## CLOCK_TOP
module CLOCK_TOP( 
	   SEG0, SEG1, SEG2, SEG3, SEG4, SEG5, SEG6, SEG7, LED, BUZ_OUT,
	   CLK50M, KEY1, KEY2, KEY3, SW0, SW1, SW2, SW3, SW4, SW5, KNOCK,
	   SENSOR, ROT_A, ROT_B
	   );
   input CLK50M, KEY1, KEY2, KEY3, SW0, SW1, SW2, SW3, SW4, SW5, KNOCK, SENSOR, ROT_A, ROT_B;
   output [6:0] SEG0, SEG1, SEG2, SEG3, SEG4, SEG5, SEG6, SEG7;
   output [17:0] LED;
   output 	 BUZ_OUT;
   wire 	 CLK1K, CLK10K, EN1K, EN10K, CLEAN_KEY1, CLEAN_KEY2, CLEAN_KEY3, CLEAN_SW1, CLEAN_SW2, CLEAN_SW3, CLEAN_SW4, CLEAN_SW5, ALARM, FIRE_ALARM, FIRE_VALID, PWM_ACT, FIRE_BUZ, KNOCK_LED_BUZ;
   wire [7:0] 	 SEC, MIN, HOUR, DAY;
   wire [7:0] 	 SEC_SET, MIN_SET, HOUR_SET, DAY_SET;
   wire [7:0] 	 SW_SEC, SW_MIN, SW_HOUR, SW_DAY;
   assign BUZ_OUT = (FIRE_VALID) ? FIRE_BUZ : KNOCK_LED_BUZ;
   GENCLK1K
     UGENCLK1K
       ( 
	.RSTN				(SW0),
	.CLK1K				(CLK1K),
	.EN1K				(EN1K),
	.CLK50M				(CLK50M));
   GENCLK10K
     UGENCLK10K
       ( 
	.RSTN					(SW0),
	.CLK10K				(CLK10K),
	.EN10K				(EN10K),
	.CLK50M				(CLK50M));
   DEBOUNCE #(.SET(1'b1))
   UDEBOUNCE_KEY1
     ( 
      .KEY_OUT				(CLEAN_KEY1),
      .KEY_IN				(KEY1),
      .RSTN				(SW0),
      .CLK				(CLK50M),
  ...
Size in the first run: roughly 310 flip-flops, roughly 0.019 sq mm of cells after synthesis.
make LEC_CHECK=0 ABC_AREA=0 CAP_MARGIN=30 CELL_PAD_IN_SITES_DETAIL_PLACEMENT=2 CORE_ASPECT_RATIO=1.86 CORE_MARGIN=9 CORE_UTILIZATION=32 CTS_CLUSTER_SIZE=93 GPL_ROUTABILITY_DRIVEN=0 HOLD_SLACK_MARGIN=0.16 MAX_ROUTING_LAYER=met5 MIN_ROUTING_LAYER=met1 PLACE_DENSITY=0.39 SLEW_MARGIN=20 TNS_END_PERCENT=10 finish   # period 12.3 ns
run.sh (not shown) runs the stock make flow with config.mk's settings and CLKGATE_MAP_FILE=.
The starting point finished with timing, DRC and antenna clean.
Then changed:
Settings changed: CELL_PAD_IN_SITES_DETAIL_PLACEMENT 2 to unset, GPL_ROUTABILITY_DRIVEN 0 to unset, SETUP_SLACK_MARGIN set to 0.86.
- The changed run went through all stages and came out clean
- hold slack is about the same
- wire length goes down by roughly a tenth
- final area hardly moves
Then changed:
Settings changed: ABC_AREA 0 to unset, CAP_MARGIN 30 to 20, CORE_ASPECT_RATIO 1.86 to unset, CORE_MARGIN 9 to 2, CORE_UTILIZATION 32 to 40, CTS_CLUSTER_SIZE 93 to unset, HOLD_SLACK_MARGIN 0.16 to unset, MAX_ROUTING_LAYER met5 to unset, MIN_ROUTING_LAYER met1 to unset, PLACE_DENSITY 0.39 to unset, SETUP_SLACK_MARGIN 0.86 to unset, TNS_END_PERCENT 10 to unset.
Clock period 12.3 ns to 20.0 ns, I/O delays scaled along.
Outcome:
- routed wire length decreases by roughly a tenth
- sequential power drops by well over a third
- sequential share of layout area is higher by 0.15 points
- design area decreases slightly
- final cell count went down by a few percent
- count of clock-buffer cells in the layout shrinks by 9
- synthesized area stays the same
- non-clock buffer count went down by 6
- total power decreases by a quarter to a third
- core utilization rose by 9.0 points
- setup slack is better by 6.3 ns

* * *

## run A
CLOCK_TOP again, from the RTL that the note above started with.
clock: 11.2 ns
lec_check: 0
cap_margin: 20
core_margin: 2
core_utilization: 61
hold_slack_margin: 0.28
place_density_lb_addon: 0.12
setup_slack_margin: 3.28
slew_margin: 0
tns_end_percent: 5
Input-level comparison between run B and run A:
# run A
export LEC_CHECK = 0
export CAP_MARGIN = 20
export CORE_MARGIN = 2
export CORE_UTILIZATION = 61
export HOLD_SLACK_MARGIN = 0.28
export PLACE_DENSITY_LB_ADDON = 0.12
export SETUP_SLACK_MARGIN = 3.28
export SLEW_MARGIN = 0
export TNS_END_PERCENT = 5
create_clock -name core_clock -period 11.2 [get_ports {CLK50M}]
# run B
export LEC_CHECK = 0
export CAP_MARGIN = 20
export CORE_MARGIN = 2
export CORE_UTILIZATION = 65
export SETUP_SLACK_MARGIN = 3.28
export SLEW_MARGIN = 20
export TNS_END_PERCENT = 5
create_clock -name core_clock -period 16.2 [get_ports {CLK50M}]
Results
- Core box area, run A and run B: lower on run B
- Run A -> run B: detailed-routing wirelength on met1 flat
- Relative to run A, relative slew slack increased by 2.5 points in run B.
The inputs of run C differ from those of run B as listed below.
# run B
export LEC_CHECK = 0
export CAP_MARGIN = 20
export CORE_MARGIN = 2
export CORE_UTILIZATION = 65
export SETUP_SLACK_MARGIN = 3.28
export SLEW_MARGIN = 20
export TNS_END_PERCENT = 5
create_clock -name core_clock -period 16.2 [get_ports {CLK50M}]
# run C
export LEC_CHECK = 0
export CAP_MARGIN = 20
export CORE_ASPECT_RATIO = 1.02
export CORE_MARGIN = 2
export CORE_UTILIZATION = 34
export SLEW_MARGIN = 20
create_clock -name core_clock -period 20.0 [get_ports {CLK50M}]
==> results <==
- Per the comparison of run C with run B, logic depth of the worst register-to-register path went up by 2, estimated wirelength of the detail-placed design went up by 7.5%, setup slack went up by 3.01 ns, routed wire length on met3 went down by 1.1%, power density over the cells went down by about 13%.
- On clock network area share: run C sits above run B.
- In the flow results for run C and run B, the count of clock buffers in the final design is smaller on run B.

* * *

exp/quartz:
Starting RTL as in the previous note.
==> flow/config.mk <==
export PLATFORM = sky130hd
export DESIGN_NAME = CLOCK_TOP
export DESIGN_NICKNAME = CLOCK_TOP
export VERILOG_FILES = /design/flow/design.v
export SDC_FILE = /design/flow/constraint.sdc
export NUM_CORES = 4
export LEC_CHECK = 0
export CAP_MARGIN = 20
export CELL_PAD_IN_SITES_DETAIL_PLACEMENT = 1
export CORE_ASPECT_RATIO = 1.02
export CORE_MARGIN = 9
export CORE_UTILIZATION = 34
export CTS_CLUSTER_SIZE = 62
export GPL_ROUTABILITY_DRIVEN = 0
export PLACE_DENSITY = 0.82
export SETUP_SLACK_MARGIN = 0.53
export SLEW_MARGIN = 20
export TNS_END_PERCENT = 50
==> flow/constraint.sdc <==
create_clock -name core_clock -period 11.7 [get_ports {CLK50M}]
set_input_delay 2.3400 -clock core_clock [delete_from_list [all_inputs] [get_ports {CLK50M}]]
set_output_delay 2.3400 -clock core_clock [all_outputs]
set_load 0.01 [all_outputs]
> inputs changed (exp/quartz -> exp/willow)
Settings: removing CORE_ASPECT_RATIO (formerly 1.02); removing CELL_PAD_IN_SITES_DETAIL_PLACEMENT (formerly 1); removing TNS_END_PERCENT (formerly 50); removing GPL_ROUTABILITY_DRIVEN (formerly 0); removing SETUP_SLACK_MARGIN (formerly 0.53); changing CORE_UTILIZATION from 34 to 30; changing CORE_MARGIN from 9 to 2; removing PLACE_DENSITY (formerly 0.82); removing CTS_CLUSTER_SIZE (formerly 62); changing the clock period (ns, I/O delays scaled along) from 11.7 to 8.31.
Results
Of the two values seen for critical path capture point, SEG1[0] was produced by exp/willow and SEG3[3] by exp/quartz.
Final-stage net count of exp/quartz is on par with exp/willow.
Reported for exp/quartz and exp/willow, inverter count turned out identical to the last digit.
| core utilization | exp/willow vs exp/quartz | 4.6 points lower |
In the metrics for exp/quartz and exp/willow, the one carrying the lower number of antenna violations at the first check in global routing is exp/willow.
exp/quartz → exp/willow: wire length moved down, setup slack decreased 2.32 ns, total design power grew by 37%.
In terms of clock latency of the later-clocked register in the worst-skew pair, exp/quartz and exp/willow differ only marginally.
Changes in exp/sierra relative to exp/willow:
Settings: an added ABC_AREA of 1; a change of CORE_UTILIZATION from 30 to 72; a change of the clock period (ns, I/O delays scaled along) from 8.31 to 30.1.
[summary]
- exp/sierra: net total in the final layout 779 above exp/willow
- Delta (exp/sierra minus exp/willow): total clock buffers created by CTS saw a decrease, final non-filler cell area went up about 5%, number of standard cells in the layout, taps in and fillers out now sits higher, number of global-route vias before repair picked up an extra 4,523, worst-case vdd ir drop now sits lower.
- The clock network fraction of design power in exp/sierra was lower than what exp/willow gave.
- Taking exp/willow as the reference point, the overall track demand over capacity in global routing of exp/sierra rises by 21 points.
The following lists how exp/delta was set up differently from exp/sierra:
Settings: clearing ABC_AREA, which used to be 1; swapping 72 for 61 in CORE_UTILIZATION; swapping 30.1 for 8.72 in the clock period (ns, I/O delays scaled along).
[compare] base=exp/sierra new=exp/delta: portion of total power attributed to sequential cells went down by 0.4 points; routed wire length decreased about 17%; count of clock-buffer cells in the layout picked up an extra 1; register fraction of the total cell area went up by 2.6 points; clock skew shows a reduction of 0.0039 ns.
Between exp/delta and exp/sierra, it is exp/delta whose initial core utilization is lower, by 10 points.
Of the two candidates, exp/sierra has the worse final area and exp/delta the better one.
Looking only at part of the cycle the worst path needs, and setting everything else aside, the higher value of exp/delta and exp/sierra goes to exp/delta.
Power is estimated from default activity; no workload was simulated.
